==> design/flow/design.v <==
module interFrameSpace (samplePoint, rst, canRX, frameReady, endOverload, isOverload, isStart);
	input wire samplePoint, rst, canRX, frameReady, endOverload;
	output wire isOverload, isStart;
	parameter bit1_intermission = 0, bit2_intermission = 1, bit3_intermission = 2, bus_idle = 3;
	reg [2:0]state;
	reg isOverload0, isStart0;
	reg endError;
	assign isOverload = isOverload0;
	assign isStart = isStart0;
	always @ (posedge samplePoint) begin
		if (rst) begin
			state <= bus_idle;
			isOverload0 <= 0;
			isStart0 <= 0;
			endError <= 0;
		end else begin
		if (frameReady == 0)begin
			state <= bit1_intermission;
			isOverload0 <= 0;
			isStart0 <= 0;
			if (endOverload)
				endError <= 1;
		end
		if (isOverload) begin
			isOverload0 <= 0;
		end
		if (frameReady == 1 && endOverload == 1) begin
			if (canRX == 1) begin
				state <= bit2_intermission;
				isOverload0 <= 0;
				isStart0 <= 0;
			end else begin
				state <= bit1_intermission;
				isOverload0 <= 1;
				isStart0 <= 0;
			end
		end
		if ((frameReady == 1 && endOverload == 0) || endError == 1) begin
			case (state)
				bit1_intermission:
					if (canRX == 1) begin
						state <= bit2_intermission;
						isOverload0 <= 0;
						isStart0 <= 0;
					end else begin
						state <= bit1_intermission;
						isOverload0 <= 1;
						isStart0 <= 0;
						endError <= 0;
					end
				bit2_intermission:
					if (canRX == 1) begin
						state <= bit3_intermission;
						isOverload0 <= 0;
						isStart0 <= 0;
					end else begin
						state <= bit1_intermission;
						isOverload0 <= 1;
						isStart0 <= 0;
						endError <= 0;
					end
				bit3_intermission:
					if (canRX == 1) begin
						state <= bus_idle;
						isOverload0 <= 0;
						isStart0 <= 0;
					end else begin
						state <= bit1_intermission;
						isOverload0 <= 0;
						isStart0 <= 1;
						endError <= 0;
					end
				bus_idle:
					if (canRX == 1) begin
						state <= bus_idle;
						isOverload0 <= 0;
						isStart0 <= 0;
					end else begin
						state <= bit1_intermission;
						isOverload0 <= 0;
						isStart0 <= 1;
						endError <= 0;
					end
			endcase
		end
		end
	end
endmodule
module overload (samplePoint, rst, canRX, isOverload, isError, endOverload);
	input wire samplePoint, rst, canRX, isOverload, isError;
	output wire endOverload;
	parameter overload_flag = 0, overload_superposition = 1, overload_delimiter = 2;
	reg [1:0]state;
	reg [4:0]count;
	reg endOverload0;
	reg alredyOverError;
	assign endOverload = endOverload0;
	always @ (posedge samplePoint) begin
		if (rst) begin
			state <= overload_flag;
			count <= 0;
			endOverload0 <= 0;
			alredyOverError <= 0;
		end else begin
		if (endOverload0) begin
			endOverload0 <= 0;
		end
		if (isOverload == 1 || isError == 1 || alredyOverError == 1) begin
			case (state)
				overload_flag:  
					if (isOverload == 1 || alredyOverError == 1) begin
						if (canRX == 0) begin 
							if (count == 4) begin
								state <= overload_superposition;
								count <= count + 1;
							end else begin
								alredyOverError <= 1;
								count <= count + 1;
							end
						end else if (canRX == 1) begin
							alredyOverError <= 1;
							count <= 0;
							state <= overload_flag;
						end
					end else if (isError == 1 || alredyOverError == 1) begin
						if (canRX == 0) begin 
							if (count == 5) begin
								state <= overload_superposition;
								count <= count + 1;
							end else begin
								alredyOverError <= 1;
								count <= count + 1;
							end
						end else if (canRX == 1) begin
							alredyOverError <= 1;
							count <= 0;
							state <= overload_flag;
						end
					end
				overload_superposition:
					if (canRX == 0) begin 
						if (count < 11) begin
							count <= count + 1;
						end else begin
							count <= 0;
							state <= overload_flag;
						end
					end else if (canRX == 1) begin
						state <= overload_delimiter;
						count <= 1;
					end
				overload_delimiter:
					if (canRX == 1) begin 
						if (count < 7) begin
							count <= count + 1;
						end else begin
							endOverload0 <= 1;
							alredyOverError <= 0;
							state <= overload_flag;
							count <= 0;
						end
					end else if (canRX == 0) begin
						if (count == 7) begin 
							state <= overload_flag;
							count <= 1;
						end else begin
							count <= 0;
							state <= overload_flag;
						end
					end
			endcase
		end
		end
	end
endmodule
module framecontroller
(
	input	sp, rst, CAN_RX, reset, isStuff, errorFlag,
	output reg BS_onoff,
	output reg [1:0]CRCtype,
	output reg BRS_Stop,
	output reg invalidBit,
	output reg  CRCcalc_on,
	output reg  CRCtime, 
	output reg ackValue,
	output reg  RTR_SRR,
	output reg  IDE,
	output reg 	EDL,
	output reg  BRS,
	output reg RTR_r1,
	output reg frameReady
);
	parameter arbID_st = 0, RTR_SRR_st = 1, IDE0_st = 2, IDE1_st = 3, r0_EDL_st = 4;
	parameter extID_st = 5, extRTR_st = 6, r1_EDL_st = 7, r0_FD_st = 8, BRS_st = 9;
	parameter ESI_st = 10, DLC_st = 11, data_st = 12, crc15_st = 13, crc17_st = 14;
	parameter crc21_st = 15, crcDel_st = 16, ack_st = 17, ackDel_st = 18, eof_st = 19;
	parameter ready_st = 20, error_st = 21;
	reg		[4:0]state;
	reg		[9:0]cont;
	reg		[6:0]dlc;
	reg		FD;
	reg		bitlido;
	reg		frameReady_v;
	always @ (posedge sp) begin
		if (rst) begin
			state <= ready_st;
			cont = 0;
			dlc = 0;
			FD = 0;
			BS_onoff = 0;
			CRCtype = 0;
			CRCtime = 0;
			CRCcalc_on = 0;
			BRS_Stop = 0;
			invalidBit = 0;
			ackValue = 0;
			RTR_SRR = 0;
			IDE = 0;
			EDL = 0;
			BRS = 0;
			RTR_r1 = 0;
			frameReady_v = 1;
		end
		else
		if (reset) begin
			state <= arbID_st;
			cont = 1;
			dlc = 0;
			FD = 0;
			BS_onoff = 0;
			CRCtype = 0;
			CRCtime = 0;
			CRCcalc_on = 0;
			BRS_Stop = 0;
			invalidBit = 0;
			ackValue = 0;
			RTR_SRR = 0;
			IDE = 0;
			EDL = 0;
			BRS = 0;
			RTR_r1 = 0;
			frameReady_v = 0;
			BS_onoff = 1;
			CRCcalc_on = 1;
			if(errorFlag)
			begin
				state <= error_st;
			end
		end
		else
		if (~isStuff) begin
			case (state)
				arbID_st:  
					begin
						if(cont < 10)
						begin
							cont = cont +1;
						end
						else
						begin
							state <= RTR_SRR_st;
						end
					end
				RTR_SRR_st:  
					begin
						RTR_SRR = CAN_RX;
						if (CAN_RX)
						begin
							state <= IDE1_st;
						end
						else
						begin
							state <= IDE0_st;
						end
					end
				IDE0_st:
					begin
					IDE = CAN_RX;
					if(~CAN_RX)
						begin
							state <= r0_EDL_st;
						end
					else
						begin
							state <= error_st;
						end
					end
				IDE1_st:
					begin
					IDE = CAN_RX;
					if (CAN_RX)
						begin
							cont = 0;
							state <= extID_st;
						end
						else
						begin
							state <= r0_EDL_st;
						end
					end
				extID_st:
					if (cont < 17)
					begin
						cont = cont + 1;
					end
					else
					begin
						state <= extRTR_st;
					end
				extRTR_st:
					begin
						RTR_r1 = CAN_RX;
						state <= r1_EDL_st;
					end
				r1_EDL_st:
					begin
						EDL = CAN_RX;
						if (CAN_RX)
						begin
							state <= r0_FD_st;
						end
						else
						begin
							state <= r0_EDL_st;
						end
					end
				r0_EDL_st:
					begin
						EDL = CAN_RX;
						if (CAN_RX)
						begin
							state <= r0_FD_st;
						end
						else
						begin
							cont = 0;
							state <= DLC_st;
						end
					end
				r0_FD_st:
					if(~CAN_RX)
					begin
						FD = 1;
						state <= BRS_st;
					end
					else
					begin
						state <= error_st;
					end
				BRS_st:
					begin
						BRS = CAN_RX;
						BRS_Stop = CAN_RX;
						state <= ESI_st;
					end
				ESI_st:
					begin
						cont = 0;
						state <= DLC_st;
					end
				DLC_st: 
					begin
						dlc = dlc << 1;
						dlc = dlc + CAN_RX;
						cont = cont + 1;
						bitlido = CAN_RX;
						if (cont == 4  && dlc != 0) 
						begin
							cont = 0;
							if(dlc > 8 && FD == 0)
							begin
								dlc = 8;
							end
							else if(dlc > 8)
							begin
								case(dlc)
									9:
										dlc = 12;
									10:
										dlc = 16;
									11:
										dlc = 20;
									12:
										dlc = 24;
									13:
										dlc = 32;
									14:
										dlc = 48;
									15:
										dlc = 64;
								endcase
							end
							state <= data_st;
						end
						else if(cont == 4 && dlc == 0)
						begin
							cont =0;
							if(FD == 0)
							begin
								state <= crc15_st;
							end
							else if(dlc <= 16)
							begin
								state <= crc17_st;
							end
							else
							begin
								state <= crc21_st;
							end
						end
					end
				data_st:
					begin
						if(FD)
							begin
								BRS_Stop = 1;
							end
						cont = cont + 1;
						if (cont==8*dlc)  
						begin
							if(FD == 0)
							begin
								cont = 0;
								state <= crc15_st;
							end
							else if(dlc <= 16)
							begin
								cont = 0;
								state <= crc17_st;
							end
							else
							begin
								cont = 0;
								state <= crc21_st;
							end
						end
					end
				crc15_st:
					begin
						CRCcalc_on =0;
						CRCtime = 1;
						CRCtype = 1;
						cont = cont +1;
						if (cont==15)
						begin
							state <= crcDel_st;
						end
					end
				crc17_st:
					begin
						CRCcalc_on =0;
						CRCtime = 1;
						CRCtype = 2;
						cont = cont +1;
						if (cont==17)
						begin
							state <= crcDel_st;
						end
					end
				crc21_st:
					begin
						CRCcalc_on =0;
						CRCtime = 1;
						CRCtype = 3;
						cont = cont +1;
						if (cont==21)
						begin
							state <= crcDel_st;
						end
					end
				crcDel_st:
					begin
						CRCtime = 0;
						CRCtype = 0;
						BS_onoff = 0;
						BRS_Stop = 0;
						if(CAN_RX)
						begin
							state <= ack_st;
						end
						else
						begin
							state <= error_st;
						end
					end
				ack_st:
					state <= ackDel_st;
				ackDel_st:
					if(CAN_RX)
					begin
						cont = 0;
						state <= eof_st;
					end
					else
					begin
						state <= error_st;
					end
				eof_st:
					begin
						cont = cont +1;
						if(cont==7)
						begin
							frameReady_v = 1;
							state <= ready_st;
						end
					end
				ready_st:
					begin
						frameReady_v = 1;
						state <= ready_st;
					end
				error_st:
					begin
						cont = 0;
						dlc = 0;
						FD = 0;
					end
			endcase
		end
		frameReady <= frameReady_v;
	end
endmodule
module DatavsRemote(
RTR_SRR,
IDE,
RTR_r1,
isRemote
);
	input RTR_SRR, IDE, RTR_r1;
	output isRemote;
	assign isRemote = RTR_SRR & (IDE ~^ RTR_r1);
endmodule
module frameSize
(
	input	sp, rst, isStuff, reset,
	output reg [9:0] size
);
	always @ (posedge sp) begin
		if (rst)
			begin
				size <= 10'b0;
			end
		else if (reset)
			begin
				size <= 10'b1;
			end
		else if (~isStuff)
			begin
				size <= size + 1;
			end
	end
endmodule
module frameStorage
(
	input	sp, rst, CAN_RX, isStuff, reset,
	output reg [150:0] frame
);
	always @ (posedge sp) begin
		if (rst)
			begin
				frame = 0;
			end
		else if (reset)
			begin
				frame = 0;
				frame = frame << 1;
				frame = frame + CAN_RX;
			end
		else if (~isStuff)
			begin
				frame = frame << 1;
				frame = frame + CAN_RX;
			end
	end
endmodule
module frameMakerTop (samplePoint, reset, canRX, isError, isStuff, endOverload, BS_onoff, CRCtype, BRS_Stop, invalidBit, CRCcalc_on, CRCtime, ackValue, IDE, EDL, BRS, isRemote, size, frame, frameReady, isStart);
	input wire samplePoint, reset, canRX, isError, isStuff;
	output wire endOverload, BS_onoff, BRS_Stop, invalidBit, CRCcalc_on, CRCtime, ackValue, IDE, EDL, BRS, isRemote, frameReady, isStart;
	output wire [1:0] CRCtype;
	output wire [9:0] size;
	output wire [150:0] frame;
	wire isOverloadFromInterframe, RTR_SRR, RTR_r1;
	interFrameSpace ifs (samplePoint, reset, canRX, frameReady, endOverload, isOverloadFromInterframe, isStart);
	overload ov (samplePoint, reset, canRX, isOverloadFromInterframe, isError, endOverload);
	framecontroller fc (samplePoint, reset, canRX, isStart, isStuff, isError, BS_onoff, CRCtype, BRS_Stop, invalidBit, CRCcalc_on, CRCtime, ackValue, RTR_SRR, IDE, EDL, BRS, RTR_r1, frameReady);
	DatavsRemote dr (RTR_SRR, IDE, RTR_r1, isRemote);
	frameSize fsz (samplePoint, reset, isStuff, isStart, size);
	frameStorage fst (samplePoint, reset, canRX, isStuff, isStart, frame);
endmodule
==> design/flow/run.sh <==
#!/bin/bash
# the make line also repeats each setting of config.mk as NAME=value (left out here)
make -C /OpenROAD-flow-scripts/flow DESIGN_CONFIG=/design/flow/config.mk WORK_HOME=/design/flow/orfs CLKGATE_MAP_FILE= finish
==> design/flow/config.mk <==
export PLATFORM = sky130hd
export DESIGN_NAME = frameMakerTop
export DESIGN_NICKNAME = frameMakerTop
export VERILOG_FILES = /design/flow/design.v
export SDC_FILE = /design/flow/constraint.sdc
export NUM_CORES = 4
export LEC_CHECK = 0
export ABC_AREA = 0
export CAP_MARGIN = 10
export CELL_PAD_IN_SITES_DETAIL_PLACEMENT = 0
export CORE_ASPECT_RATIO = 0.82
export CORE_MARGIN = 2
export CORE_UTILIZATION = 58
export CTS_CLUSTER_SIZE = 58
export GPL_ROUTABILITY_DRIVEN = 0
export MAX_ROUTING_LAYER = met4
export PLACE_DENSITY_LB_ADDON = 0.17
export SLEW_MARGIN = 20
export TNS_END_PERCENT = 40
==> design/flow/constraint.sdc <==
create_clock -name core_clock -period 5.21 [get_ports {samplePoint}]
set_input_delay 1.0420 -clock core_clock [delete_from_list [all_inputs] [get_ports {samplePoint}]]
set_output_delay 1.0420 -clock core_clock [all_outputs]
set_load 0.01 [all_outputs]
==> results of run 1 <==
-- final cells by class --
| type | count | area share |
|---|---|---|
| multi-input cells | 732 | 0.380 |
| flip-flops and latches | 230 | 0.374 |
| repair buffers | 187 | 0.152 |
| clock buffers | 28 | 0.0507 |
| well taps | 220 | 0.0224 |
| clock inverters | 13 | 0.0148 |
| inverters | 21 | 0.00641 |
-- stage by stage --
| stage | instances | setup slack (ns) |
|---|---|---|
| 2_1_floorplan | 1051 | 2.85 |
| 3_3_place_gp | 1390 | 1.98 |
| 3_5_place_dp | 1390 | 1.97 |
| 4_1_cts | 1431 | 2.42 |
| 5_1_grt | 1431 | 2.29 |
| 6_report | 1431 | 2.44 |
-- metal layers --
| layer | part of all wire | GRT usage |
|---|---|---|
| met2 | 0.46 | 0.417 |
| met1 | 0.46 | 0.352 |
| met4 | 0.011 | 0.0473 |
| met3 | 0.072 | 0.0574 |
| met5 | 0 | - |
==> flow.log, run 1 <==
[metrics] run summary
INFO  metric seq_cell_power = approximately 1.8 mW
INFO  metric synth.distinct_cells = ~73
INFO  metric drv_cap = 0
INFO  metric core_area = about 16000 um2
INFO  metric ios = between 150 and 200
INFO  metric fin_util = 0.760
INFO  metric root_buffer_master = sky130_fd_sc_hd__clkbuf_16
INFO  metric final.period_utilization = 0.531
INFO  metric post_synthesis_cell_area = ~9600 um2
INFO  metric clock_power = approximately 1.8 mW
INFO  metric slew_viol_final = 0
INFO  metric reg2reg_depth = 8
INFO  metric cts_tree = done
INFO  metric fin_worst_hold_slack = about 0.48 ns
INFO  metric critical_path.startpoint = fc.RTR_r1$_SDFFE_PP0P_
INFO  metric grt_util_all_layers = 0.262
INFO  metric power_per_cell_area = 304 nW/um2
INFO  metric startpoint_of_the_worst_register_to_register_path = fc.cont[1]$_SDFFE_PP0P_
INFO  metric post_cts.repair.setup_buffers = 0
INFO  metric final.setup_skew = around 0.015 ns
INFO  metric worstSetupEndpoint = isRemote
INFO  metric detail_route.wl_per_cell = ~16 um
INFO  metric dpl_cell_area = between 10000 and 15000 um2
INFO  metric die_w = 146 um
INFO  metric clock_power_share = 0.469
INFO  metric stage_log_warnings = 33
INFO  metric nFillCells = between 1000 and 1500
INFO  metric critPathRequiredTime = 4.17 ns
INFO  metric regToRegSetupSlack = 2.75 ns
INFO  metric clkSinkCount = between 200 and 250
INFO  metric syn_avg_cell_area = approximately 9.2 um2
INFO  metric status = complete, no violations
INFO  metric drcViolationCount = 0
INFO  metric htree_num_levels = 1
INFO  metric timing.rr.end = fc.cont[5]$_SDFFE_PP0P_
INFO  metric largest_area_cell = sky130_fd_sc_hd__dfxtp_1
INFO  metric share_of_the_synthesized_area_in_the_top_cell_type = 0.477
INFO  metric first_pass_iters = 5
INFO  metric vdd_drop_max = 0.206 mV
INFO  metric postCtsHoldBufs = 0
INFO  metric flop_area = between 4000 and 5000 um2
INFO  metric worstHoldPathType = reg2reg
INFO  metric timing.critical_path.arrival = approximately 1.7 ns
INFO  metric crit_fanout = 2
INFO  metric finalWorstPathRequiredPeriod = roughly 2.8 ns
INFO  metric critical_path.cell_chain = xnor2_1 -> and2_1 -> clkdlybuf4s50_1
INFO  metric maxPowerGroup = sequential cells
INFO  metric row_count = ~42
INFO  metric first_global_vias = roughly 7400
INFO  metric critical-path-top-delay-family = buffers and inverters
INFO  metric timing.max_slew.rel_slack = 0.315
INFO  metric chipArea = around 18000 um2
INFO  metric hp-start = fc.CRCtype[1]$_SDFFE_PP0P_
INFO  metric antennaDiodeCount = 0
INFO  metric worstSetupPathDepth = 3
INFO  metric path_class = reg2out
INFO  metric finalHoldViolCount = 0
INFO  metric wirelength = 23300 um
INFO  metric postSynthCellCount = about 1100
INFO  metric synth-seq-area-share = 0.477
INFO  metric dominantRegCellSynth = sky130_fd_sc_hd__dfxtp_1
INFO  metric vias_per_cell = 5.55
INFO  metric post_synth_ao_oa_area_fraction = 0.110
INFO  metric layout.nets = between 1000 and 1500
INFO  metric yosys.area_share.adder = 0.0104
INFO  metric grt_antenna_before_repair = 0
INFO  metric switchingPower = approximately 0.84 mW
INFO  metric whs_path_depth = 2
INFO  metric ys_chip_area = approximately 9600 um2
INFO  metric post_synth_main_logic_family = simple AND/OR/NAND/NOR gates
INFO  metric synth.yosys.num_cells = 1050
INFO  metric pwr.group.combinational = a little under 0.2 mW
INFO  metric cts-root-to-sink-buffers = 3
INFO  metric multiInputGateArea = 4670 um2
INFO  metric synth_simple_gate_area_share = 0.180
INFO  metric sw_frac_of_total = 0.225
INFO  metric worst_skew_pair.late_latency = 0.51 ns
INFO  metric hold-path-endpoint = fc.CRCtype[1]$_SDFFE_PP0P_
INFO  metric final_global_route_overflow_total = 0
INFO  metric pwr-share-comb = 0.053
INFO  metric total_buffers_and_inverters_traversed_by_the_critical_path = 1
INFO  metric async_reset_ff_frac = 0
INFO  metric power_report.internal_total = 2.90 mW
INFO  metric fin_area = between 10000 and 15000 um2
INFO  metric cts_buffer_count = 23
INFO  metric synth-seq-cells = 230
INFO  metric max_stage_delay = 0.54 ns
INFO  metric synth-edff-count = 0
INFO  metric netlist_top_cells_area = sky130_fd_sc_hd__dfxtp_1, sky130_fd_sc_hd__mux2i_1, sky130_fd_sc_hd__nor2_1
INFO  metric setup-violations-final = 0
INFO  metric setup.worst_path.start_class = flip-flop
INFO  metric slowest_stage_cell_cp = sky130_fd_sc_hd__clkdlybuf4s50_1
INFO  metric grt_setup_unrepaired = no
INFO  metric endpoint_kind = primary output
INFO  metric fp_util = 0.596
INFO  metric totalPowerFinal = about 3.7 mW
INFO  metric most_numerous_cell_types_in_the_synthesized_netlist = sky130_fd_sc_hd__dfxtp_1, sky130_fd_sc_hd__nor2_1, sky130_fd_sc_hd__mux2i_1, sky130_fd_sc_hd__a21oi_1, sky130_fd_sc_hd__nand2_1
INFO  metric yosys_warnings = 5
INFO  metric num_vias = about 7900
INFO  metric hpwl_after_detailed_placement = 15100 um
INFO  metric maxClockFrequency = approximately 0.36 GHz
INFO  metric static_leakage = about 4.8 nW
INFO  metric die_y = about 120 um
INFO  metric final.setup.tns = 0 ns
INFO  metric detailedRoute.firstIterationViolations = ~540
INFO  metric synth_top_cell_by_count = sky130_fd_sc_hd__dfxtp_1
INFO  metric ant_nets = 0
INFO  metric maximum_number_of_pins_on_one_net_before_global_route_repair = about 110
INFO  metric clk_pin_slew_worst_paths = around 0.060 ns
INFO  metric io_buffers = ~180
INFO  metric worstMarginPinSlew = about 1.0 ns
INFO  metric synth.area.mux_share = 0.164
INFO  metric power_frac_seq = 0.478
INFO  metric grt_pass1_wl = approximately 38000 um
INFO  metric resized_gates_after_cts = 0
INFO  metric yosys.area_share.xor_xnor = 0.0180
INFO  metric area_growth_syn_to_layout = 27.5%
==> run 2: changes to the inputs <==
Settings changed: CAP_MARGIN 10 to 20, CELL_PAD_IN_SITES_DETAIL_PLACEMENT 0 to not set, CORE_ASPECT_RATIO 0.82 to not set, CORE_UTILIZATION 58 to 72, CTS_CLUSTER_SIZE 58 to not set, GPL_ROUTABILITY_DRIVEN 0 to not set, MAX_ROUTING_LAYER met4 to not set, PLACE_DENSITY set to 0.39, PLACE_DENSITY_LB_ADDON 0.17 to not set, SETUP_SLACK_MARGIN set to -0.2, TNS_END_PERCENT 40 to not set.
Clock period 5.21 ns to 2.37 ns, I/O delays scaled along.
==> flow.log, run 2 <==
[metrics] run summary
INFO  metric clk_pin_slew_worst_paths = 0.07 ns (about the same)
INFO  metric die_w = 120 um (-18%)
INFO  metric gpl_congestion = between 0.8 and 0.9
INFO  metric power_report.internal_total = 6.33 mW (+120%)
INFO  metric chipArea = 14300 um2 (-19%)
INFO  metric dpl_worst_slack = -0.0155 ns (-1.98 ns)
INFO  metric endpoint_kind = flip-flop
INFO  metric power_frac_seq = 0.474 (-0.004)
INFO  metric power_per_cell_area = 667 nW/um2 (+120%)
INFO  metric vias_per_cell = 6.68 (+20%)
INFO  metric first_global_vias = 9446 (+28%)
INFO  metric vdd_drop_max = 0.802 mV (+290%)
INFO  metric hp-start = isStuff
INFO  metric worstMarginPinSlew = 0.800 ns (-0.227 ns)
INFO  metric reg2reg_depth = 7 (-1)
INFO  metric layout.nets = 1226 (+1.5%)
INFO  metric worstHoldPathType = in2reg
INFO  metric switchingPower = 1.97 mW (+130%)
INFO  metric fin_area = 12400 um2 (+1.1%)
INFO  metric clock_power = 3.86 mW (+120%)
INFO  metric slowest_stage_cell_cp = sky130_fd_sc_hd__nand3_2
INFO  metric critical-path-top-delay-family = simple AND/OR/NAND/NOR gates
INFO  metric postCtsHoldBufs = 0 (unchanged)
INFO  metric startpoint_of_the_worst_register_to_register_path = fc.cont[5]$_SDFFE_PP0P_
INFO  metric nFillCells = 366 (-69%)
INFO  metric cts_tree = done
INFO  metric io_buffers = 178 (unchanged)
INFO  metric async_reset_ff_frac = 0 (unchanged)
INFO  metric critical_path.cell_chain = nor3_1 -> nand2_1 -> o21ai_0 -> nand3_2 -> nor4_1 -> o32ai_1 -> nand2_1
INFO  metric yosys_warnings = 5 (unchanged)
INFO  metric crit_fanout = 19 (+17)
INFO  metric final_global_route_overflow_total = 0 (unchanged)
INFO  metric pwr.group.combinational = 0.502 mW (+150%)
INFO  metric grt_util_all_layers = 0.453 (+0.191)
INFO  metric post_cts.repair.setup_buffers = 0 (unchanged)
INFO  metric resized_gates_after_cts = 0 (unchanged)
INFO  metric setup.worst_path.start_class = flip-flop
INFO  metric clock_power_share = 0.465 (-0.004)
INFO  metric root_buffer_master = sky130_fd_sc_hd__clkbuf_16
INFO  metric hold-path-endpoint = fc.state[20]$_DFF_P_
INFO  metric synth.distinct_cells = 73 (unchanged)
INFO  metric synth.yosys.num_cells = 1050 (unchanged)
INFO  metric ant_nets = 0 (unchanged)
INFO  metric slew_viol_final = 0 (unchanged)
INFO  metric ios = 181 (unchanged)
INFO  metric hpwl_after_detailed_placement = 17200 um (+14%)
INFO  metric maximum_number_of_pins_on_one_net_before_global_route_repair = 66 (-41%)
INFO  metric most_numerous_cell_types_in_the_synthesized_netlist = sky130_fd_sc_hd__dfxtp_1, sky130_fd_sc_hd__nor2_1, sky130_fd_sc_hd__mux2i_1, sky130_fd_sc_hd__a21oi_1, sky130_fd_sc_hd__nand2_1
INFO  metric max_stage_delay = 0.45 ns (-0.09 ns)
INFO  metric final.period_utilization = 1.02 (+0.493)
INFO  metric synth_simple_gate_area_share = 0.180 (unchanged)
INFO  metric seq_cell_power = 3.93 mW (+120%)
INFO  metric post_synth_ao_oa_area_fraction = 0.110 (unchanged)
INFO  metric largest_area_cell = sky130_fd_sc_hd__dfxtp_1
INFO  metric synth-edff-count = 0 (unchanged)
INFO  metric worstSetupPathDepth = 7 (+4)
INFO  metric pwr-share-comb = 0.060 (+0.007)
INFO  metric wirelength = 33000 um (+42%)
INFO  metric yosys.area_share.xor_xnor = 0.0180 (unchanged)
INFO  metric timing.max_slew.rel_slack = 0.461 (+0.146)
INFO  metric synth.area.mux_share = 0.164 (unchanged)
INFO  metric synth_top_cell_by_count = sky130_fd_sc_hd__dfxtp_1
INFO  metric die_y = 120 um (-0.85%)
INFO  metric final.setup_skew = 0.0131 ns (-0.00166 ns)
INFO  metric detail_route.wl_per_cell = 23.5 um (+44%)
INFO  metric setup-violations-final = 8 (+8)
INFO  metric maxClockFrequency = 0.412 GHz
INFO  metric fp_util = 0.731 (+0.135)
INFO  metric postSynthCellCount = 1050 (unchanged)
INFO  metric cts_buffer_count = 23 (unchanged)
INFO  metric status = finished with violations
INFO  metric fin_cells = 1405 (-1.8%)
INFO  metric antennaDiodeCount = 0 (unchanged)
INFO  metric finalWorstPathRequiredPeriod = 2.43 ns
INFO  metric worst_skew_pair.late_latency = 0.53 ns (+0.02 ns)
INFO  metric finalHoldViolCount = 0 (unchanged)
INFO  metric post_synthesis_cell_area = 9650 um2 (unchanged)
INFO  metric worstSetupEndpoint = fc.cont[9]$_SDFFE_PP0P_
INFO  metric stage_log_warnings = 33 (unchanged)
INFO  metric total_buffers_and_inverters_traversed_by_the_critical_path = 0 (-1)
INFO  metric synth-seq-area-share = 0.477 (unchanged)
INFO  metric core_area = 13200 um2 (-19%)
INFO  metric violatedChecks = negative setup slack
INFO  metric critical_path.startpoint = fc.cont[5]$_SDFFE_PP0P_
INFO  metric post_synth_main_logic_family = simple AND/OR/NAND/NOR gates
INFO  metric ys_chip_area = 9650 um2 (unchanged)
INFO  metric dominantRegCellSynth = sky130_fd_sc_hd__dfxtp_1
INFO  metric row_count = 42 (unchanged)
INFO  metric grt_pass1_wl = 51600 um (+37%)
INFO  metric timing.critical_path.arrival = 2.90 ns (+1.18 ns)
INFO  metric final.setup.tns = -0.224 ns (-0.224 ns)
INFO  metric netlist_top_cells_area = sky130_fd_sc_hd__dfxtp_1, sky130_fd_sc_hd__mux2i_1, sky130_fd_sc_hd__nor2_1
INFO  metric syn_avg_cell_area = 9.19 um2 (unchanged)
INFO  metric maxPowerGroup = sequential cells
INFO  metric regToRegSetupSlack = -0.06 ns (-2.81 ns)
INFO  metric yosys.area_share.adder = 0.0104 (unchanged)
INFO  metric fin_worst_setup_slack = -0.0562 ns (-2.50 ns)
INFO  metric drv_cap = 0 (unchanged)
INFO  metric timing.rr.end = fc.cont[9]$_SDFFE_PP0P_
INFO  metric critical_path.most_common_cell = sky130_fd_sc_hd__nand2_1
INFO  metric critPathRequiredTime = 2.85 ns (-1.32 ns)
INFO  metric place_inst = 1364 (-1.9%)
INFO  metric htree_num_levels = 1 (unchanged)
INFO  metric flop_area = 4600 um2 (unchanged)
INFO  metric path_class = reg2reg
INFO  metric whs_path_depth = 3 (+1)
INFO  metric drcViolationCount = 0 (unchanged)
INFO  metric cts-root-to-sink-buffers = 3 (unchanged)
INFO  metric first_pass_iters = 11 (+6)
INFO  metric area_growth_syn_to_layout = 28.9%
INFO  metric clkSinkCount = 230 (unchanged)
INFO  metric multiInputGateArea = 4670 um2 (unchanged)
INFO  metric sw_frac_of_total = 0.237 (+0.0116)
INFO  metric detailedRoute.firstIterationViolations = 1474 (+180%)
INFO  metric totalPowerFinal = 8.30 mW (+120%)
INFO  metric grt_antenna_before_repair = 0 (unchanged)
INFO  metric num_vias = 9389 (+18%)
INFO  metric share_of_the_synthesized_area_in_the_top_cell_type = 0.477 (unchanged)
INFO  metric synth-seq-cells = 230 (unchanged)
INFO  metric static_leakage = 4.96 nW (+2.2%)
INFO  metric dpl_cell_area = 11700 um2 (+1.4%)
[run 2: area by class of cell]
cell class / count / area share
Multi-Input combinational cell: 732 / 0.376
Sequential cell: 230 / 0.370
Timing Repair Buffer: 205 / 0.167
Clock buffer: 32 / 0.0522
Tap cell: 176 / 0.0177
Clock inverter: 9 / 0.0111
Inverter: 21 / 0.00634
[run 2: layer usage]
layer,track usage,part of all wire
met1,0.514,0.35
met4,0.273,0.069
met5,0,0
met3,0.118,0.098
met2,0.766,0.48
[run 2: per-stage QoR]
step,utilization,hold slack (ns)
2_1_floorplan,-,0.446
3_3_place_gp,0.883,0.458
3_5_place_dp,0.883,0.481
4_1_cts,0.943,0.343
5_1_grt,0.943,0.374
6_report,0.943,0.360
==> run 3: changes to the inputs <==
Settings changed: ABC_AREA 0 to not set, CORE_ASPECT_RATIO set to 1.41, CORE_UTILIZATION 72 to 38, CTS_CLUSTER_SIZE set to 11, GPL_TIMING_DRIVEN set to 0, MIN_ROUTING_LAYER set to met2, PLACE_DENSITY 0.39 to not set, SETUP_SLACK_MARGIN -0.2 to not set.
Clock period 2.37 ns to 2.77 ns, I/O delays scaled along.
==> flow.log, run 3 <==
[metrics] run summary
INFO  metric status = complete, no violations
INFO  metric vias_per_cell = 7.11 (+6.3%)
INFO  metric timing.critical_path.arrival = 3.09 ns (+0.19 ns)
INFO  metric total_buffers_and_inverters_traversed_by_the_critical_path = 3 (+3)
INFO  metric slew_viol_final = 0 (unchanged)
INFO  metric hpwl_after_detailed_placement = 18800 um (+8.8%)
INFO  metric first_pass_iters = 7 (-4)
INFO  metric core_area = 25100 um2 (+90%)
INFO  metric worst_skew_pair.late_latency = 0.54 ns (about the same)
INFO  metric path_class = in2reg
INFO  metric setup-violations-final = 0 (-8)
INFO  metric maxClockFrequency = around 0.38 GHz
INFO  metric yosys.area_share.adder = 0.0104 (unchanged)
INFO  metric seq_cell_power = 3.36 mW (-15%)
INFO  metric critical_path.most_common_cell = sky130_fd_sc_hd__clkbuf_1
INFO  metric place_inst = 1547 (+13%)
INFO  metric first_global_vias = 11700 (+24%)
INFO  metric synth.area.mux_share = 0.164 (unchanged)
INFO  metric sw_frac_of_total = 0.239 (+0.00168)
INFO  metric finalWorstPathRequiredPeriod = between 2 and 3 ns
INFO  metric worstSetupEndpoint = fc.state[3]$_DFF_P_
INFO  metric chipArea = 26700 um2 (+86%)
INFO  metric hold-path-endpoint = fc.state[14]$_DFF_P_
INFO  metric yosys.area_share.xor_xnor = 0.0180 (unchanged)
INFO  metric final.setup_skew = 0.0126 ns (-0.000483 ns)
INFO  metric maxPowerGroup = sequential cells
INFO  metric totalPowerFinal = 6.84 mW (-18%)
INFO  metric drcViolationCount = 0 (unchanged)
INFO  metric num_vias = 11200 (+20%)
INFO  metric drv_cap = 0 (unchanged)
INFO  metric vdd_drop_max = 0.510 mV (-36%)
INFO  metric grt_util_all_layers = 0.291 (-0.162)
INFO  metric synth-seq-area-share = 0.477 (unchanged)
INFO  metric grt_setup_unrepaired = no
INFO  metric fin_worst_hold_slack = 0.471 ns (+0.111 ns)
INFO  metric timing.max_slew.rel_slack = 0.511 (+0.0498)
INFO  metric postSynthCellCount = 1050 (unchanged)
INFO  metric root_buffer_master = sky130_fd_sc_hd__clkbuf_16
INFO  metric most_numerous_cell_types_in_the_synthesized_netlist = sky130_fd_sc_hd__dfxtp_1, sky130_fd_sc_hd__nor2_1, sky130_fd_sc_hd__mux2i_1, sky130_fd_sc_hd__a21oi_1, sky130_fd_sc_hd__nand2_1
INFO  metric ant_nets = 0 (unchanged)
INFO  metric clkSinkCount = 230 (unchanged)
INFO  metric ios = 181 (unchanged)
INFO  metric share_of_the_synthesized_area_in_the_top_cell_type = 0.477 (unchanged)
INFO  metric detailedRoute.firstIterationViolations = 1756 (+19%)
INFO  metric dominantRegCellSynth = sky130_fd_sc_hd__dfxtp_1
INFO  metric reg2reg_depth = 8 (+1)
INFO  metric largest_area_cell = sky130_fd_sc_hd__dfxtp_1
INFO  metric io_buffers = 177 (-0.56%)
INFO  metric yosys_warnings = 5 (unchanged)
INFO  metric critical-path-top-delay-family = buffers and inverters
INFO  metric pwr.group.combinational = 0.419 mW (-17%)
INFO  metric power_report.internal_total = 5.21 mW (-18%)
INFO  metric grt_antenna_before_repair = 0 (unchanged)
INFO  metric dpl_worst_slack = -0.358 ns (-0.342 ns)
INFO  metric synth-seq-cells = 230 (unchanged)
INFO  metric synth_top_cell_by_count = sky130_fd_sc_hd__dfxtp_1
INFO  metric worstSetupPathDepth = 6 (-1)
INFO  metric final.period_utilization = 0.953 (-0.0707)
INFO  metric grt_pass1_wl = 42600 um (-17%)
INFO  metric post_cts.repair.setup_buffers = 0 (unchanged)
INFO  metric clock_power_share = 0.447 (-0.018)
INFO  metric ys_chip_area = 9650 um2 (unchanged)
INFO  metric power_frac_seq = 0.491 (+0.017)
INFO  metric antennaDiodeCount = 0 (unchanged)
INFO  metric gpl_congestion = 0.838 (-5.2%)
INFO  metric worstMarginPinSlew = 0.734 ns (-0.0662 ns)
INFO  metric post_synth_ao_oa_area_fraction = 0.110 (unchanged)
INFO  metric wirelength = 27100 um (-18%)
INFO  metric hp-start = fc.state[14]$_DFF_P_
INFO  metric layout.nets = 1268 (+3.4%)
INFO  metric critical_path.cell_chain = clkdlybuf4s50_1 -> clkbuf_1 -> clkbuf_1 -> nor2b_1 -> o21ai_0 -> a21oi_1
INFO  metric nFillCells = 2347 (+540%)
INFO  metric fin_worst_setup_slack = 0.130 ns (+0.186 ns)
INFO  metric setup.worst_path.start_class = input pin
INFO  metric regToRegSetupSlack = 0.23 ns (+0.29 ns)
INFO  metric syn_avg_cell_area = 9.19 um2 (unchanged)
INFO  metric fin_util = 0.499 (-0.444)
INFO  metric cts-root-to-sink-buffers = 3 (unchanged)
INFO  metric fin_cells = 1581 (+13%)
INFO  metric stage_log_warnings = 31 (-6.1%)
INFO  metric pwr-share-comb = 0.061 (about the same)
INFO  metric cts_buffer_count = 25 (+8.7%)
INFO  metric crit_fanout = 10 (-9)
INFO  metric post_synth_main_logic_family = simple AND/OR/NAND/NOR gates
INFO  metric synth_simple_gate_area_share = 0.180 (unchanged)
INFO  metric clk_pin_slew_worst_paths = 0.06 ns (about the same)
INFO  metric endpoint_kind = flip-flop
INFO  metric synth.distinct_cells = 73 (unchanged)
INFO  metric power_per_cell_area = 546 nW/um2 (-18%)
INFO  metric cts_tree = done
INFO  metric maximum_number_of_pins_on_one_net_before_global_route_repair = 13 (-80%)
INFO  metric synth-edff-count = 0 (unchanged)
INFO  metric critical_path.startpoint = canRX
INFO  metric area_growth_syn_to_layout = 29.9%
INFO  metric static_leakage = 4.91 nW (-0.92%)
INFO  metric fp_util = 0.384 (-0.347)
INFO  metric finalHoldViolCount = 0 (unchanged)
INFO  metric worstHoldPathType = reg2reg
INFO  metric die_w = 138 um (+15%)
INFO  metric max_stage_delay = 0.58 ns (+0.13 ns)
INFO  metric slowest_stage_cell_cp = sky130_fd_sc_hd__clkbuf_1
INFO  metric clock_power = 3.06 mW (-21%)
INFO  metric htree_num_levels = 1 (unchanged)
INFO  metric netlist_top_cells_area = sky130_fd_sc_hd__dfxtp_1, sky130_fd_sc_hd__mux2i_1, sky130_fd_sc_hd__nor2_1
INFO  metric row_count = 69 (+64%)
INFO  metric critPathRequiredTime = 3.22 ns (+0.37 ns)
INFO  metric detail_route.wl_per_cell = 17.1 um (-27%)
INFO  metric switchingPower = 1.63 mW (-17%)
INFO  metric die_y = 193 um (+61%)
INFO  metric timing.rr.end = fc.cont[4]$_SDFFE_PP0P_
INFO  metric final_global_route_overflow_total = 0 (unchanged)
INFO  metric synth.yosys.num_cells = 1050 (unchanged)
INFO  metric whs_path_depth = 2 (-1)
INFO  metric post_synthesis_cell_area = 9650 um2 (unchanged)
INFO  metric startpoint_of_the_worst_register_to_register_path = fc.cont[1]$_SDFFE_PP0P_
INFO  metric async_reset_ff_frac = 0 (unchanged)
run 3: layer usage:
layer,routed length (um),GRT usage,up-vias
met4,2600,0.0525,2
li1,-,-,3997
met2,14400,0.384,2938
met5,51,0.0145,-
met3,10000,0.360,302
met1,0,-,3997
run 3: final cells by class:
cell class | count | area (um2) | area share
Timing Repair Buffer | 177 | 1770 | 0.141
Clock buffer | 32 | 662 | 0.0528
Multi-Input combinational cell | 732 | 4660 | 0.372
Buffer | 68 | 310 | 0.0248
Clock inverter | 2 | 38.8 | 0.00310
Inverter | 21 | 78.8 | 0.00629
Sequential cell | 230 | 4600 | 0.368
Tap cell | 319 | 399 | 0.0319
run 3: stage by stage:
step | cell area (um2) | setup TNS, ns
final | 12500 | 0
after global routing | 12500 | 0
after CTS | 12500 | 0
after detailed placement | 11800 | -41.77
after global placement | 11800 | -40.38
after floorplan | 9650 | 0
run 3: repair_timing:
action / in CTS / in global routing
hold buffers: 0 / 0
setup endpoints to repair: 0 / 172
gates resized: 0 / 9
==> run 4: changes to the inputs <==
Settings changed: ABC_AREA set to 0, CAP_MARGIN 20 to 10, CELL_PAD_IN_SITES_DETAIL_PLACEMENT set to 0, CORE_ASPECT_RATIO 1.41 to 0.82, CORE_UTILIZATION 38 to 70, CTS_CLUSTER_SIZE 11 to 58, GPL_ROUTABILITY_DRIVEN set to 0, GPL_TIMING_DRIVEN 0 to not set, MAX_ROUTING_LAYER set to met4, MIN_ROUTING_LAYER met2 to not set, PLACE_DENSITY_LB_ADDON set to 0.01, TNS_END_PERCENT set to 40.
Clock period 2.77 ns to 6.84 ns, I/O delays scaled along.
==> flow.log, run 4 <==
[metrics] run summary
INFO  metric grt_util_all_layers = 0.382 (+0.0906)
INFO  metric pwr-share-comb = 0.056 (-0.005)
INFO  metric htree_num_levels = 1 (unchanged)
INFO  metric antennaDiodeCount = 0 (unchanged)
INFO  metric pwr.group.combinational = 0.152 mW (-64%)
INFO  metric wirelength = 28300 um (+4.3%)
INFO  metric grt_pass1_wl = 43700 um (+2.4%)
INFO  metric setup.worst_path.start_class = input pin
INFO  metric fp_util = 0.722 (+0.338)
INFO  metric first_pass_iters = 6 (-1)
INFO  metric resized_gates_after_cts = 0 (unchanged)
INFO  metric async_reset_ff_frac = 0 (unchanged)
INFO  metric yosys.area_share.xor_xnor = 0.0180 (unchanged)
INFO  metric fin_util = 0.908 (+0.410)
INFO  metric num_vias = 8722 (-22%)
INFO  metric grt_antenna_before_repair = 0 (unchanged)
INFO  metric critPathRequiredTime = 7.25 ns (+4.03 ns)
INFO  metric fin_worst_hold_slack = 0.482 ns (+0.0112 ns)
INFO  metric synth_top_cell_by_count = sky130_fd_sc_hd__dfxtp_1
INFO  metric seq_cell_power = 1.36 mW (-60%)
INFO  metric power_per_cell_area = 225 nW/um2 (-59%)
INFO  metric maximum_number_of_pins_on_one_net_before_global_route_repair = 104 (+91)
INFO  metric post_cts.repair.setup_buffers = 0 (unchanged)
INFO  metric critical_path.cell_chain = clkdlybuf4s50_1 -> inv_1 -> nand2_8 -> buf_12 -> a31o_2 -> a21oi_1
INFO  metric dominantRegCellSynth = sky130_fd_sc_hd__dfxtp_1
INFO  metric worstHoldPathType = reg2reg
INFO  metric synth.distinct_cells = 73 (unchanged)
INFO  metric clock_power_share = 0.446 (about the same)
INFO  metric syn_avg_cell_area = 9.19 um2 (unchanged)
INFO  metric maxPowerGroup = sequential cells
INFO  metric final.setup_skew = 0.0184 ns (+0.00581 ns)
INFO  metric hp-start = fc.RTR_SRR$_SDFFE_PP0P_
INFO  metric detailedRoute.firstIterationViolations = 1077 (-39%)
INFO  metric share_of_the_synthesized_area_in_the_top_cell_type = 0.477 (unchanged)
INFO  metric synth_simple_gate_area_share = 0.180 (unchanged)
INFO  metric final_global_route_overflow_total = 0 (unchanged)
INFO  metric hpwl_after_detailed_placement = 16100 um (-14%)
INFO  metric root_buffer_master = sky130_fd_sc_hd__clkbuf_16
INFO  metric path_class = in2reg
INFO  metric clk_pin_slew_worst_paths = 0.07 ns (about the same)
INFO  metric ios = 181 (unchanged)
INFO  metric synth-seq-cells = 230 (unchanged)
INFO  metric vdd_drop_max = 0.200 mV (-61%)
INFO  metric endpoint_kind = flip-flop
INFO  metric first_global_vias = 8245 (-29%)
INFO  metric layout.nets = 1202 (-5.2%)
INFO  metric timing.max_slew.rel_slack = 0.236 (-0.275)
INFO  metric final.setup.tns = 0 ns (unchanged)
INFO  metric worstSetupPathDepth = 6 (unchanged)
INFO  metric synth.area.mux_share = 0.164 (unchanged)
INFO  metric finalWorstPathRequiredPeriod = 3.52 ns
INFO  metric dpl_cell_area = 11400 um2 (-3.5%)
INFO  metric critical_path.startpoint = reset
INFO  metric synth.yosys.num_cells = 1050 (unchanged)
INFO  metric hold-path-endpoint = fc.RTR_SRR$_SDFFE_PP0P_
INFO  metric synth-seq-area-share = 0.477 (unchanged)
INFO  metric stage_log_warnings = 33 (+6.5%)
INFO  metric netlist_top_cells_area = sky130_fd_sc_hd__dfxtp_1, sky130_fd_sc_hd__mux2i_1, sky130_fd_sc_hd__nor2_1
INFO  metric worstSetupEndpoint = fc.dlc[3]$_SDFFE_PP0P_
INFO  metric area_growth_syn_to_layout = 25.8%
INFO  metric drv_cap = 0 (unchanged)
INFO  metric totalPowerFinal = 2.74 mW (-60%)
INFO  metric total_buffers_and_inverters_traversed_by_the_critical_path = 3 (unchanged)
INFO  metric yosys.area_share.adder = 0.0104 (unchanged)
INFO  metric row_count = 38 (-45%)
INFO  metric status = complete, no violations
INFO  metric critical-path-top-delay-family = buffers and inverters
INFO  metric post_synthesis_cell_area = 9650 um2 (unchanged)
INFO  metric chipArea = 14700 um2 (-45%)
INFO  metric worstMarginPinSlew = 1.14 ns (+0.408 ns)
INFO  metric io_buffers = 178 (+0.56%)
INFO  metric cts-root-to-sink-buffers = 3 (unchanged)
INFO  metric largest_area_cell = sky130_fd_sc_hd__dfxtp_1
INFO  metric grt_setup_unrepaired = no
INFO  metric timing.rr.end = fc.cont[0]$_SDFFE_PP0P_
INFO  metric clock_power = 1.22 mW (-60%)
INFO  metric sw_frac_of_total = 0.240 (+0.00165)
INFO  metric postCtsHoldBufs = 0 (unchanged)
INFO  metric post_synth_ao_oa_area_fraction = 0.110 (unchanged)
INFO  metric max_stage_delay = 0.94 ns (+0.36 ns)
INFO  metric final.period_utilization = 0.515 (-0.438)
INFO  metric drcViolationCount = 0 (unchanged)
INFO  metric clkSinkCount = 230 (unchanged)
INFO  metric ys_chip_area = 9650 um2 (unchanged)
INFO  metric most_numerous_cell_types_in_the_synthesized_netlist = sky130_fd_sc_hd__dfxtp_1, sky130_fd_sc_hd__nor2_1, sky130_fd_sc_hd__mux2i_1, sky130_fd_sc_hd__a21oi_1, sky130_fd_sc_hd__nand2_1
INFO  metric reg2reg_depth = 8 (unchanged)
INFO  metric slowest_stage_cell_cp = sky130_fd_sc_hd__clkdlybuf4s50_1
INFO  metric core_area = 13400 um2 (-47%)
INFO  metric cts_tree = done
INFO  metric whs_path_depth = 2 (unchanged)
INFO  metric postSynthCellCount = 1050 (unchanged)
INFO  metric static_leakage = 4.78 nW (-2.6%)
INFO  metric power_report.internal_total = 2.08 mW (-60%)
INFO  metric power_frac_seq = 0.498 (+0.007)
INFO  metric startpoint_of_the_worst_register_to_register_path = fc.cont[0]$_SDFFE_PP0P_
INFO  metric nFillCells = 544 (-77%)
INFO  metric maxClockFrequency = 0.284 GHz
INFO  metric slew_viol_final = 0 (unchanged)
INFO  metric switchingPower = 0.658 mW (-60%)
INFO  metric post_synth_main_logic_family = simple AND/OR/NAND/NOR gates
INFO  metric detail_route.wl_per_cell = 20.4 um (+19%)
INFO  metric regToRegSetupSlack = 4.27 ns (+4.04 ns)
INFO  metric setup-violations-final = 0 (unchanged)
INFO  metric worst_skew_pair.late_latency = 0.52 ns (-0.02 ns)
INFO  metric die_y = 110 um (-43%)
INFO  metric finalHoldViolCount = 0 (unchanged)
INFO  metric ant_nets = 0 (unchanged)
INFO  metric die_w = 134 um (-3.3%)
INFO  metric cts_buffer_count = 22 (-12%)
INFO  metric vias_per_cell = 6.30 (-11%)
INFO  metric crit_fanout = 103 (+93)
INFO  metric timing.critical_path.arrival = 3.93 ns (+0.84 ns)
INFO  metric yosys_warnings = 5 (unchanged)
INFO  metric fin_area = 12100 um2 (-3.1%)
INFO  metric synth-edff-count = 0 (unchanged)
==> run 4: metal layers <==
layer	track usage	routed length, um	vias to the layer above
met5	-	0	-
met4	0.134	1180	0
met3	0.0718	2620	132
met2	0.663	13700	571
met1	0.452	10800	4093
li1	-	-	3926
==> run 4: area by class of cell <==
cell class	count	area [um2]	area share
Timing Repair Buffer	182	1830	0.151
Multi-Input combinational cell	732	4680	0.386
Clock inverter	11	101	0.00835
Sequential cell	230	4600	0.379
Clock buffer	29	617	0.0508
Inverter	21	78.8	0.00650
Tap cell	180	225	0.0186
==> run 4: through the flow <==
step | std cells | setup WS, ns
finish | 1385 | 3.32
global route | 1385 | 3.18
CTS | 1385 | 3.13
detailed placement | 1345 | 2.63
global placement | 1345 | 2.65
floorplan | 1051 | 4.15
==> run 5: changes to the inputs <==
Settings changed: ABC_AREA 0 to 1, CAP_MARGIN 10 to 20, CELL_PAD_IN_SITES_DETAIL_PLACEMENT 0 to not set, CORE_ASPECT_RATIO 0.82 to not set, CORE_UTILIZATION 70 to 26, CTS_CLUSTER_SIZE 58 to not set, GPL_ROUTABILITY_DRIVEN 0 to not set, MAX_ROUTING_LAYER met4 to not set, PLACE_DENSITY_LB_ADDON 0.01 to not set, TNS_END_PERCENT 40 to not set.
Clock period 6.84 ns to 6.77 ns, I/O delays scaled along.
==> flow.log, run 5 <==
[metrics] run summary
INFO  metric setup.worst_path.start_class = input pin
INFO  metric dpl_cell_area = 11600 um2 (+1.3%)
INFO  metric slew_viol_final = 0 (unchanged)
INFO  metric post_cts.repair.setup_buffers = 0 (unchanged)
INFO  metric power_per_cell_area = 244 nW/um2 (+8.4%)
INFO  metric fin_util = 0.351 (-0.558)
INFO  metric ios = 181 (unchanged)
INFO  metric flop_area = 4600 um2 (unchanged)
INFO  metric synth-seq-area-share = 0.490 (+0.0125)
INFO  metric nFillCells = 3735 (+590%)
INFO  metric max_stage_delay = 0.80 ns (-0.14 ns)
INFO  metric postCtsHoldBufs = 0 (unchanged)
INFO  metric total_buffers_and_inverters_traversed_by_the_critical_path = 4 (+1)
INFO  metric yosys.area_share.xor_xnor = 0 (-0.0180)
INFO  metric totalPowerFinal = 3.05 mW (+11%)
INFO  metric resized_gates_after_cts = 0 (unchanged)
INFO  metric synth-edff-count = 0 (unchanged)
INFO  metric critPathRequiredTime = 7.20 ns (-0.05 ns)
INFO  metric grt_antenna_before_repair = 0 (unchanged)
INFO  metric power_report.internal_total = 2.35 mW (+13%)
INFO  metric sw_frac_of_total = 0.230 (-0.0103)
INFO  metric drv_cap = 0 (unchanged)
INFO  metric slowest_stage_cell_cp = sky130_fd_sc_hd__clkdlybuf4s50_1
INFO  metric fin_worst_hold_slack = 0.433 ns (-0.0486 ns)
INFO  metric vias_per_cell = 4.66 (-26%)
INFO  metric pwr.group.combinational = 0.171 mW (+10%)
INFO  metric synth-seq-cells = 230 (unchanged)
INFO  metric clk_pin_slew_worst_paths = 0.06 ns (about the same)
INFO  metric reg2reg_depth = 7 (-1)
INFO  metric ys_chip_area = 9400 um2 (-2.6%)
INFO  metric detailedRoute.firstIterationViolations = 572 (-47%)
INFO  metric htree_num_levels = 1 (unchanged)
INFO  metric synth.yosys.num_cells = 1309 (+25%)
INFO  metric hold-path-endpoint = ifs.state[2]$_DFF_P_
INFO  metric synth.area.mux_share = 0 (-0.164)
INFO  metric final.period_utilization = 0.538 (+0.0229)
INFO  metric clock_power = 1.50 mW (+23%)
INFO  metric grt_setup_unrepaired = no
INFO  metric post_synthesis_cell_area = 9400 um2 (-2.6%)
INFO  metric cts_tree = done
INFO  metric path_class = in2reg
INFO  metric syn_avg_cell_area = 7.18 um2 (-22%)
INFO  metric endpoint_kind = flip-flop
INFO  metric status = complete, no violations
INFO  metric final.setup_skew = 0.0134 ns (-0.00500 ns)
INFO  metric synth_simple_gate_area_share = 0.266 (+0.0866)
INFO  metric chipArea = 37700 um2 (+160%)
INFO  metric vdd_drop_max = 0.186 mV (-7.0%)
INFO  metric cts-root-to-sink-buffers = 3 (unchanged)
INFO  metric io_buffers = 178 (unchanged)
INFO  metric place_inst = 1890 (+41%)
INFO  metric drcViolationCount = 0 (unchanged)
INFO  metric timing.max_slew.rel_slack = 0.418 (+0.182)
INFO  metric core_area = 35600 um2 (+170%)
INFO  metric switchingPower = 0.702 mW (+6.7%)
INFO  metric yosys.area_share.adder = 0.0106 (+0.000272)
INFO  metric netlist_top_cells_area = sky130_fd_sc_hd__dfxtp_1, sky130_fd_sc_hd__nand2_1, sky130_fd_sc_hd__a21oi_1
INFO  metric die_w = 194 um (+45%)
INFO  metric first_pass_iters = 5 (-1)
INFO  metric detail_route.wl_per_cell = 14.3 um (-30%)
INFO  metric fin_worst_setup_slack = 3.13 ns (-0.189 ns)
INFO  metric grt_pass1_wl = 45100 um (+3.2%)
INFO  metric antennaDiodeCount = 0 (unchanged)
INFO  metric finalWorstPathRequiredPeriod = around 3.6 ns
INFO  metric power_frac_seq = 0.453 (-0.045)
INFO  metric worstSetupEndpoint = fc.cont[2]$_SDFFE_PP0P_
INFO  metric static_leakage = 4.26 nW (-11%)
INFO  metric share_of_the_synthesized_area_in_the_top_cell_type = 0.490 (+0.0125)
INFO  metric dominantRegCellSynth = sky130_fd_sc_hd__dfxtp_1
INFO  metric pwr-share-comb = 0.056 (about the same)
INFO  metric fin_area = 12500 um2 (+2.8%)
INFO  metric num_vias = 9012 (+3.3%)
INFO  metric final.setup.tns = 0 ns (unchanged)
INFO  metric fp_util = 0.264 (-0.458)
INFO  metric hpwl_after_detailed_placement = 19000 um (+18%)
INFO  metric clock_power_share = 0.491 (+0.045)
INFO  metric postSynthCellCount = 1309 (+25%)
INFO  metric first_global_vias = 8410 (+2.0%)
INFO  metric post_synth_ao_oa_area_fraction = 0.167 (+0.0564)
INFO  metric maxPowerGroup = clock
INFO  metric crit_fanout = 18 (-83%)
INFO  metric multiInputGateArea = 4180 um2 (-11%)
INFO  metric worst_skew_pair.late_latency = 0.53 ns (about the same)
INFO  metric setup-violations-final = 0 (unchanged)
INFO  metric maximum_number_of_pins_on_one_net_before_global_route_repair = 86 (-17%)
INFO  metric whs_path_depth = 2 (unchanged)
INFO  metric timing.critical_path.arrival = 4.06 ns (+0.13 ns)
INFO  metric regToRegSetupSlack = 4.43 ns (+0.16 ns)
INFO  metric synth_top_cell_by_count = sky130_fd_sc_hd__nand2_1
INFO  metric async_reset_ff_frac = 0 (unchanged)
INFO  metric die_y = 194 um (+76%)
INFO  metric row_count = 69 (+82%)
INFO  metric grt_util_all_layers = 0.142 (-0.240)
INFO  metric cts_buffer_count = 26 (+18%)
INFO  metric layout.nets = 1470 (+22%)
INFO  metric yosys_warnings = 5 (unchanged)
INFO  metric worstSetupPathDepth = 10 (+4)
INFO  metric area_growth_syn_to_layout = 32.7%
INFO  metric ant_nets = 0 (unchanged)
INFO  metric fin_cells = 1935 (+40%)
INFO  metric gpl_congestion = about 0.88
INFO  metric hp-start = ifs.state[3]$_DFF_P_
INFO  metric most_numerous_cell_types_in_the_synthesized_netlist = sky130_fd_sc_hd__nand2_1, sky130_fd_sc_hd__dfxtp_1, sky130_fd_sc_hd__a21oi_1, sky130_fd_sc_hd__inv_1, sky130_fd_sc_hd__nor2_1
INFO  metric worstMarginPinSlew = 0.873 ns (-0.269 ns)
INFO  metric worstHoldPathType = reg2reg
INFO  metric dpl_worst_slack = 2.55 ns (-0.0712 ns)
INFO  metric critical_path.cell_chain = clkdlybuf4s50_1 -> clkinv_1 -> nand2_1 -> o211ai_1 -> a21oi_1 -> nand3_1 -> inv_1 -> o2111ai_1 -> nand2_1 -> inv_1
INFO  metric largest_area_cell = sky130_fd_sc_hd__dfxtp_1
INFO  metric wirelength = 27600 um (-2.4%)
INFO  metric synth.distinct_cells = 41 (-44%)
INFO  metric finalHoldViolCount = 0 (unchanged)
INFO  metric startpoint_of_the_worst_register_to_register_path = ifs.isStart0$_SDFF_PP0_
INFO  metric critical_path.startpoint = canRX
INFO  metric maxClockFrequency = roughly 0.27 GHz
INFO  metric root_buffer_master = sky130_fd_sc_hd__clkbuf_16
INFO  metric stage_log_warnings = 31 (-6.1%)
INFO  metric clkSinkCount = 230 (unchanged)
INFO  metric seq_cell_power = 1.38 mW (about the same)
INFO  metric post_synth_main_logic_family = simple AND/OR/NAND/NOR gates
INFO  metric final_global_route_overflow_total = 0 (unchanged)
INFO  metric critical-path-top-delay-family = buffers and inverters
INFO  metric timing.rr.end = fc.cont[2]$_SDFFE_PP0P_
[run 5: layout make-up]
type | instances | area share
Timing Repair Buffer | 185 | 0.147
Clock inverter | 9 | 0.0116
Clock buffer | 36 | 0.0617
Tap cell | 461 | 0.0462
Sequential cell | 230 | 0.369
Multi-Input combinational cell | 917 | 0.335
Inverter | 97 | 0.0296
[run 5: per-layer routing]
metal	part of all wire	global-route usage	routed length, um	vias up
met5	0	0	0	-
met4	0.030	0.0527	833	0
met3	0.076	0.0381	2100	42
met2	0.45	0.229	12500	239
met1	0.44	0.183	12100	4157
li1	-	-	-	4574
==> run 6: changes to the inputs <==
Settings changed: CAP_MARGIN 20 to 10, CELL_PAD_IN_SITES_DETAIL_PLACEMENT set to 0, CORE_MARGIN 2 to 3, CORE_UTILIZATION 26 to 58, GPL_TIMING_DRIVEN set to 0, MAX_ROUTING_LAYER set to met5, PLACE_DENSITY_LB_ADDON set to 0.18, SETUP_SLACK_MARGIN set to 0.45, TNS_END_PERCENT set to 30.
Clock period 6.77 ns to 1.79 ns, I/O delays scaled along.
==> flow.log, run 6 <==
[metrics] run summary
INFO  metric yosys.area_share.adder = 0.0106 (unchanged)
INFO  metric clock_power_share = 0.433 (-0.058)
INFO  metric layout.nets = 1611 (+9.6%)
INFO  metric sw_frac_of_total = 0.272 (+0.0420)
INFO  metric static_leakage = 5.49 nW (+29%)
INFO  metric place_inst = 1697 (-10%)
INFO  metric grt_util_all_layers = 0.317 (+0.175)
INFO  metric final.setup_skew = 0.0151 ns (+0.00172 ns)
INFO  metric hold-path-endpoint = fc.CRCcalc_on$_SDFFE_PP0P_
INFO  metric critical_path.startpoint = fc.cont[3]$_SDFFE_PP0P_
INFO  metric stage_log_warnings = 34 (+9.7%)
INFO  metric regToRegSetupSlack = -0.85 ns (-5.28 ns)
INFO  metric worst_skew_pair.late_latency = 0.54 ns (about the same)
INFO  metric synth-edff-count = 0 (unchanged)
INFO  metric total_buffers_and_inverters_traversed_by_the_critical_path = 1 (-3)
INFO  metric worstSetupPathDepth = 10 (unchanged)
INFO  metric final_global_route_overflow_total = 0 (unchanged)
INFO  metric syn_avg_cell_area = 7.18 um2 (unchanged)
INFO  metric drv_cap = 0 (unchanged)
INFO  metric cts_tree = done
INFO  metric htree_num_levels = 1 (unchanged)
INFO  metric async_reset_ff_frac = 0 (unchanged)
INFO  metric pwr.group.combinational = 1.16 mW (+580%)
INFO  metric setup.worst_path.start_class = flip-flop
INFO  metric seq_cell_power = 5.22 mW (+280%)
INFO  metric violatedChecks = negative setup slack
INFO  metric chipArea = 17800 um2 (-53%)
INFO  metric path_class = reg2reg
INFO  metric synth.area.mux_share = 0 (unchanged)
INFO  metric ys_chip_area = 9400 um2 (unchanged)
INFO  metric yosys_warnings = 5 (unchanged)
INFO  metric hpwl_after_detailed_placement = 18700 um (-1.7%)
INFO  metric antennaDiodeCount = 0 (unchanged)
INFO  metric first_global_vias = 9588 (+14%)
INFO  metric setup-violations-final = 27 (+27)
INFO  metric worstMarginPinSlew = 1.08 ns (+0.209 ns)
INFO  metric synth.yosys.num_cells = 1309 (unchanged)
INFO  metric share_of_the_synthesized_area_in_the_top_cell_type = 0.490 (unchanged)
INFO  metric synth-seq-cells = 230 (unchanged)
INFO  metric synth-seq-area-share = 0.490 (unchanged)
INFO  metric worstHoldPathType = in2reg
INFO  metric max_stage_delay = 0.85 ns (+0.05 ns)
INFO  metric area_growth_syn_to_layout = 51.5%
INFO  metric fin_worst_setup_slack = -0.849 ns (-3.98 ns)
INFO  metric io_buffers = 176 (-1.1%)
INFO  metric timing.max_slew.rel_slack = 0.271 (-0.147)
INFO  metric fin_util = 0.916 (+0.566)
INFO  metric ios = 181 (unchanged)
INFO  metric power_frac_seq = 0.464 (+0.011)
INFO  metric clkSinkCount = 230 (unchanged)
INFO  metric timing.rr.end = fc.state[16]$_DFF_P_
INFO  metric postCtsHoldBufs = 0 (unchanged)
INFO  metric synth_simple_gate_area_share = 0.266 (unchanged)
INFO  metric grt_setup_unrepaired = yes
INFO  metric first_pass_iters = 12 (+7)
INFO  metric timing.critical_path.arrival = 3.09 ns (-0.97 ns)
INFO  metric critical-path-top-delay-family = simple AND/OR/NAND/NOR gates
INFO  metric finalHoldViolCount = 0 (unchanged)
INFO  metric vdd_drop_max = 0.786 mV (+320%)
INFO  metric clk_pin_slew_worst_paths = 0.07 ns (about the same)
INFO  metric wirelength = 43900 um (+59%)
INFO  metric reg2reg_depth = 10 (+3)
INFO  metric crit_fanout = 6 (-12)
INFO  metric maxPowerGroup = sequential cells
INFO  metric row_count = 45 (-35%)
INFO  metric detailedRoute.firstIterationViolations = 2097 (+270%)
INFO  metric finalWorstPathRequiredPeriod = between 2 and 3 ns
INFO  metric ant_nets = 0 (unchanged)
INFO  metric whs_path_depth = 3 (+1)
INFO  metric slowest_stage_cell_cp = sky130_fd_sc_hd__o21ai_0
INFO  metric grt_antenna_before_repair = 0 (unchanged)
INFO  metric die_y = 133 um (-31%)
INFO  metric maximum_number_of_pins_on_one_net_before_global_route_repair = 15 (-83%)
INFO  metric wl_met3 = 6010 um (+190%)
INFO  metric gpl_congestion = 0.930 (+5.4%)
INFO  metric cts_buffer_count = 23 (-12%)
INFO  metric synth_top_cell_by_count = sky130_fd_sc_hd__nand2_1
INFO  metric drcViolationCount = 0 (unchanged)
INFO  metric fin_cells = 1823 (-5.8%)
INFO  metric power_per_cell_area = 791 nW/um2 (+220%)
INFO  metric dominantRegCellSynth = sky130_fd_sc_hd__dfxtp_1
INFO  metric endpoint_kind = flip-flop
INFO  metric clock_power = 4.88 mW (+230%)
INFO  metric nFillCells = 484 (-87%)
INFO  metric postSynthCellCount = 1309 (unchanged)
INFO  metric switchingPower = 3.06 mW (+340%)
INFO  metric post_synthesis_cell_area = 9400 um2 (unchanged)
INFO  metric critPathRequiredTime = 2.24 ns (-4.96 ns)
INFO  metric grt_pass1_wl = 47200 um (+4.9%)
INFO  metric yosys.area_share.xor_xnor = 0 (unchanged)
INFO  metric routed-wl-met2 = 19500 um (+55%)
INFO  metric netlist_top_cells_area = sky130_fd_sc_hd__dfxtp_1, sky130_fd_sc_hd__nand2_1, sky130_fd_sc_hd__a21oi_1
INFO  metric status = finished with violations
INFO  metric fp_util = 0.605 (+0.341)
INFO  metric num_vias = 12200 (+36%)
INFO  metric maxClockFrequency = about 0.38 GHz
INFO  metric vias_per_cell = 6.71 (+44%)
INFO  metric cts-root-to-sink-buffers = 3 (unchanged)
INFO  metric worstSetupEndpoint = fc.state[16]$_DFF_P_
INFO  metric most_numerous_cell_types_in_the_synthesized_netlist = sky130_fd_sc_hd__nand2_1, sky130_fd_sc_hd__dfxtp_1, sky130_fd_sc_hd__a21oi_1, sky130_fd_sc_hd__inv_1, sky130_fd_sc_hd__nor2_1
INFO  metric root_buffer_master = sky130_fd_sc_hd__clkbuf_16
INFO  metric core_area = 15500 um2 (-56%)
INFO  metric detail_route.wl_per_cell = 24.1 um (+69%)
INFO  metric final.period_utilization = 1.47 (+0.937)
INFO  metric post_synth_main_logic_family = simple AND/OR/NAND/NOR gates
INFO  metric largest_area_cell = sky130_fd_sc_hd__dfxtp_1
INFO  metric power_report.internal_total = 8.19 mW (+250%)
INFO  metric synth.distinct_cells = 41 (unchanged)
INFO  metric slew_viol_final = 0 (unchanged)
INFO  metric post_synth_ao_oa_area_fraction = 0.167 (unchanged)
INFO  metric pwr-share-comb = 0.103 (+0.047)
INFO  metric highest-signal-layer = met4
INFO  metric startpoint_of_the_worst_register_to_register_path = fc.cont[3]$_SDFFE_PP0P_
INFO  metric die_w = 133 um (-31%)
INFO  metric m1WireLength = 13700 um (+13%)
INFO  metric critical_path.cell_chain = nand2_2 -> nor2_4 -> nand2_1 -> nand3_4 -> inv_1 -> nand2_2 -> nor3_2 -> o21ai_0 -> nand2_1 -> o211ai_1
INFO  metric hp-start = isStuff
## run 6: area by class of cell
cell class,count,area [um2],share of cell area
Tap cell,211,264,0.0185
Buffer,66,480,0.0337
Multi-Input combinational cell,917,4870,0.342
Clock inverter,8,83.8,0.00589
Timing Repair Buffer,263,2630,0.184
Sequential cell,230,4890,0.343
Inverter,97,389,0.0273
Clock buffer,31,636,0.0446
## run 6: metal layers
metal  track usage  vias up
li1              -     4858
met1         0.386     5553
met2         0.521     1313
met3        0.0967      512
met4         0.139        0
met5             0        -
## run 6: through the flow
stage	TNS [ns]	cell area [um2]	setup slack [ns]	hold WS [ns]	total power [mW]
2_1_floorplan	0	9540	0.168	0.408	5.82
3_3_place_gp	-28.21	11600	-0.713	0.419	6.02
3_5_place_dp	-28.67	11600	-0.747	0.432	6.04
4_1_cts	-0.314	13000	-0.0330	0.183	10.7
5_1_grt	-11.06	14200	-0.746	0.227	11.4
6_report	-10.94	14200	-0.849	0.216	11.3
## run 6: timing repair
action | 4_1_cts | 5_1_grt
setup buffers | 34 | 53
resized | 751 | 559
pin swaps | 18 | 54
gates cloned | 0 | 0
hold endpoints to repair | 0 | 0
setup endpoints to repair | 399 | 370
Power is estimated from default activity; no workload was simulated.
